== v2 ==
// IOTDF
module IOTDF( clk, rst, in_en, iot_in, fn_sel, busy, valid, iot_out);
For scale: ~400 flip-flops, roughly 140 I/O pins, about 31000 um^2 of cells after synthesis.
Settings: LEC_CHECK=0, ABC_AREA=0, CAP_MARGIN=0, CELL_PAD_IN_SITES_DETAIL_PLACEMENT=0, CORE_ASPECT_RATIO=1.44, CORE_MARGIN=2, CORE_UTILIZATION=57, HOLD_SLACK_MARGIN=-0.06, MAX_ROUTING_LAYER=met4, PLACE_DENSITY_LB_ADDON=0.19, SLEW_MARGIN=20, TNS_END_PERCENT=75; clock period 5.29 ns.
run.sh (not shown) runs the stock make flow with config.mk's settings and CLKGATE_MAP_FILE=.
Seen in the log of v2: GRT-0116 during global routing, after which the run never completed.
## Diff of input files: v56 against v2
==> flow/config.mk <==
export PLATFORM = sky130hd
export DESIGN_NAME = IOTDF
export DESIGN_NICKNAME = IOTDF
export VERILOG_FILES = /design/flow/design.v
export SDC_FILE = /design/flow/constraint.sdc
export NUM_CORES = 4
export LEC_CHECK = 0
export CAP_MARGIN = 20
export CORE_MARGIN = 2
export CORE_UTILIZATION = 30
export SETUP_SLACK_MARGIN = 0.1
export SLEW_MARGIN = 20
==> flow/constraint.sdc <==
create_clock -name core_clock -period 5.88 [get_ports {clk}]
set_input_delay 1.1760 -clock core_clock [delete_from_list [all_inputs] [get_ports {clk}]]
set_output_delay 1.1760 -clock core_clock [all_outputs]
set_load 0.01 [all_outputs]
Notes after the runs:
Every stage of the flow completed for v56, and the final layout passed the timing, DRC and antenna checks. Compared with v2, number of cells after detailed placement in v56 increased by more than 10%. Compared with v2, in v56 last weighted congestion value of the routability-driven placer lower; die width went up by 64%; die outline area +88%; share of the synthesized netlist area taken by xor and xnor gates was more or less identical. | number of cell rows | higher: v56 |. For vertical die dimension, dividing the value from v2 by the value from v56 gives 0.872. In the reports for v56 and v2, the smaller pre-CTS setup slack belongs to v2.
diff inputs: v56 => v10
--- a/flow/config.mk
+++ b/flow/config.mk
@@ -6,7 +6,9 @@
 export NUM_CORES = 4
 export LEC_CHECK = 0
+export ABC_AREA = 1
 export CAP_MARGIN = 20
 export CORE_MARGIN = 2
-export CORE_UTILIZATION = 30
+export CORE_UTILIZATION = 72
+export PLACE_DENSITY = 0.39
 export SETUP_SLACK_MARGIN = 0.1
 export SLEW_MARGIN = 20
==> flow/constraint.sdc <==
create_clock -name core_clock -period 2.28 [get_ports {clk}]
set_input_delay 0.4560 -clock core_clock [delete_from_list [all_inputs] [get_ports {clk}]]
set_output_delay 0.4560 -clock core_clock [all_outputs]
set_load 0.01 [all_outputs]
Results
- detailed placement: v10 exited with error
- Compared with v56, v10 shows a lower row count.
- Per the comparison of v10 with v56, placeable core region lost about 60%, weighted congestion at the end of routability-driven global placement picked up an extra about 44%, synthesized area lost about 1.3%, number of top-level pins neither gained nor lost much.
[inputs] v51 vs v10
--- a/flow/config.mk
+++ b/flow/config.mk
@@ -8,7 +8,10 @@
 export ABC_AREA = 1
 export CAP_MARGIN = 20
+export CORE_ASPECT_RATIO = 0.5
 export CORE_MARGIN = 2
 export CORE_UTILIZATION = 72
+export CTS_CLUSTER_DIAMETER = 400
+export CTS_CLUSTER_SIZE = 100
 export PLACE_DENSITY = 0.39
-export SETUP_SLACK_MARGIN = 0.1
+export SETUP_SLACK_MARGIN = 0.32
 export SLEW_MARGIN = 20
==> flow/constraint.sdc <==
create_clock -name core_clock -period 1.75 [get_ports {clk}]
set_input_delay 0.3500 -clock core_clock [delete_from_list [all_inputs] [get_ports {clk}]]
set_output_delay 0.3500 -clock core_clock [all_outputs]
set_load 0.01 [all_outputs]
- No final results exist for v51, since it was stopped by error DPL-0033 during detailed placement.
- The core outline area of v51 and that of v10 are within noise of each other.
- [compare] base=v10 new=v51: weighted congestion reported at the end of routability-driven placement now smaller; initial core utilization comparable.
- v51 vs. v10: x dimension of the die went up 86 um; die size did not really move; count of port buffers added during placement ~0 delta; cell count in the Yosys report held; portion of netlist area occupied by mux cells roughly the same.
- Against v10, number of placement rows in v51 fell by more than a quarter.
- Synthesized chip area reported by yosys across v10 and v51: no real change.
- Against v10, v51 reports a die extent in y that is lower.

========
run A:
Starting RTL as in the previous note.
==> flow/config.mk <==
export PLATFORM = sky130hd
export DESIGN_NAME = IOTDF
export DESIGN_NICKNAME = IOTDF
export VERILOG_FILES = /design/flow/design.v
export SDC_FILE = /design/flow/constraint.sdc
export NUM_CORES = 4
export LEC_CHECK = 0
export CAP_MARGIN = 10
export CORE_MARGIN = 2
export CORE_UTILIZATION = 71
export CTS_CLUSTER_DIAMETER = 314
export CTS_CLUSTER_SIZE = 41
export PLACE_DENSITY_LB_ADDON = 0.25
export SETUP_SLACK_MARGIN = -0.32
export SLEW_MARGIN = 20
export TNS_END_PERCENT = 10
==> flow/constraint.sdc <==
create_clock -name core_clock -period 3.26 [get_ports {clk}]
set_input_delay 0.6520 -clock core_clock [delete_from_list [all_inputs] [get_ports {clk}]]
set_output_delay 0.6520 -clock core_clock [all_outputs]
set_load 0.01 [all_outputs]
Run A did not finish; the tool stopped in global routing with error GRT-0116.
Relative to run A, the following input files were edited for run B:
Settings: CTS_CLUSTER_DIAMETER removed (was 314); SETUP_SLACK_MARGIN changed from -0.32 to 0.1; CORE_UTILIZATION changed from 71 to 19; PLACE_DENSITY_LB_ADDON removed (was 0.25); CTS_CLUSTER_SIZE removed (was 41); CAP_MARGIN changed from 10 to 20; TNS_END_PERCENT removed (was 10); the clock period (ns, I/O delays scaled along) changed from 3.26 to 6.53.
Results
- Run B completed end to end with timing, DRC and antenna clean.
- Run A got as far as global routing, where a tool error ended the run.
- In run B relative to run A, cell area after placement had gone down by a few percent.
- Taking run A as the reference point, the final weighted congestion in routability-driven placement of run B falls by 25%.
- Diff run B..run A | number of distinct library cells after synthesis | unchanged
- When run B is measured against run A, its chip width turns out about 90% higher.
- Delta(chip area, run B - run A) > 0
--- input diff run B..run C ---
Settings: swapping 0.1 for -0.26 in SETUP_SLACK_MARGIN; swapping 19 for 46 in CORE_UTILIZATION; swapping 6.53 for 4.62 in the clock period (ns, I/O delays scaled along).
Notes after the runs:
- In run C the implementation ran to completion but is not tape-out ready, as the final checks report setup timing.
- Run B has completed all stages; timing, DRC and antenna checks passed.
- On post-placement cell count: run C sits below run B.
- From run B to run C the numbers moved as follows: area growth from synthesis to final layout +5.9 points, final net count picked up an extra 305.
- Run C vs run B: global-route wire length before repair down
- Critical-path cell with the highest stage delay = sky130_fd_sc_hd__nand2_4: run B; critical-path cell with the highest stage delay = sky130_fd_sc_hd__dfrtp_1: run C
- Delta (run C minus run B): worst setup slack decreased 850 ps, final cell count went down.
diff inputs: run C => run D
Settings: an added CTS_CLUSTER_SIZE of 41; a deleted SETUP_SLACK_MARGIN that had been -0.26; a change of CORE_UTILIZATION from 46 to 66; an added CTS_CLUSTER_DIAMETER of 314; a change of the clock period (ns, I/O delays scaled along) from 4.62 to 4.15.
[summary]
- Run D did not make it past global routing, where a tool error ended it.
- Total I/O pin count of run C is on par with run D.
- Number of buffers created by CTS: run D < run C
- Diff run D and run C: H-tree depth higher in run C
- Summary of run D over run C: chip width fell about 16%, HPWL after detailed placement fell 17%, sequential share of the synthesized area about even.
- Die area (run D vs. run C) decreases by more than a quarter
- [run D vs run C] effective utilization at floorplan: higher in run D
The following lists how run E was set up differently from run D:
Settings: SETUP_SLACK_MARGIN newly set to 0.1; CORE_UTILIZATION changed from 66 to 44; CTS_CLUSTER_DIAMETER changed from 314 to 400; CTS_CLUSTER_SIZE removed (was 41); the clock period (ns, I/O delays scaled along) changed from 4.15 to 3.27.
Run E -> stages 100% | layout checks FAIL | setup timing. Diff run D..run E | mean cell area of the mapped netlist | unchanged. Run D → run E: number of buffers added by the clock tree synthesis step shows an increase of 34; cell resize tally after clock tree synthesis shows an increase of 64. Run E vs run D on half-perimeter wire length of the detailed placement result: run E is the higher one. In run E relative to run D, width of the die had gone up by more than 10%. Run D has a higher post-CTS setup buffer count than run E. Number of placed instances with taps included delta for run E relative to run D: 762 higher. Total cell area at the placement stage, run D and run E, lower one = run D.
The following lists how run F was set up differently from run E:
Settings: CTS_CLUSTER_DIAMETER: 400 -> unset; CORE_UTILIZATION: 44 -> 48; SETUP_SLACK_MARGIN: 0.1 -> -0.45; the clock period (ns, I/O delays scaled along): 3.27 -> 4.85.
Findings:
- The final report for run F shows a completed flow and a layout that fails verification, specifically setup timing.
- Capturing instance or port of the critical path: iot_out2_r[77] -> run E, iot_out2_r[36] -> run F
- Going from run E to run F, final critical path time including I/O delays and setup grows by 500 ps.
- Run E has a higher post-route non-filler standard cell count than run F.
- Going from run E to run F, arrival time at the worst endpoint grows by 440 ps.

========
IOTDF again, from the RTL that the note above started with.
clock: 3.66 ns
lec_check: 0
abc_area: 1
cap_margin: 20
core_aspect_ratio: 1.45
core_margin: 2
core_utilization: 72
cts_cluster_diameter: 373
cts_cluster_size: 98
place_density: 0.4
setup_slack_margin: 0.1
slew_margin: 20
The baseline failed in 5_1_grt, error GRT-0116.
Edit:
--- a/flow/config.mk
+++ b/flow/config.mk
@@ -8 +7,0 @@
-export ABC_AREA = 1
@@ -10 +8,0 @@
-export CORE_ASPECT_RATIO = 1.45
The new run failed in 5_1_grt, error GRT-0116; synthesized area climbs slightly; synthesized cell count drops by about a fifth; die area rose slightly.
Edit:
--- a/flow/config.mk
+++ b/flow/config.mk
@@ -7,0 +8 @@
+export ABC_AREA = 1
@@ -11,3 +12,3 @@
-export CTS_CLUSTER_DIAMETER = 373
-export CTS_CLUSTER_SIZE = 98
-export PLACE_DENSITY = 0.4
+export CTS_CLUSTER_DIAMETER = 400
+export CTS_CLUSTER_SIZE = 100
+export PLACE_DENSITY = 0.39
==> flow/constraint.sdc (replaced) <==
create_clock -name core_clock -period 1.75 [get_ports {clk}]
set_input_delay 0.3500 -clock core_clock [delete_from_list [all_inputs] [get_ports {clk}]]
set_output_delay 0.3500 -clock core_clock [all_outputs]
set_load 0.01 [all_outputs]
Result: The new run never finished: it broke off in 3_5_place_dp; area after synthesis goes down by 1.3%; die area goes down by about 1.3%; synthesized cell count goes up by 23%.
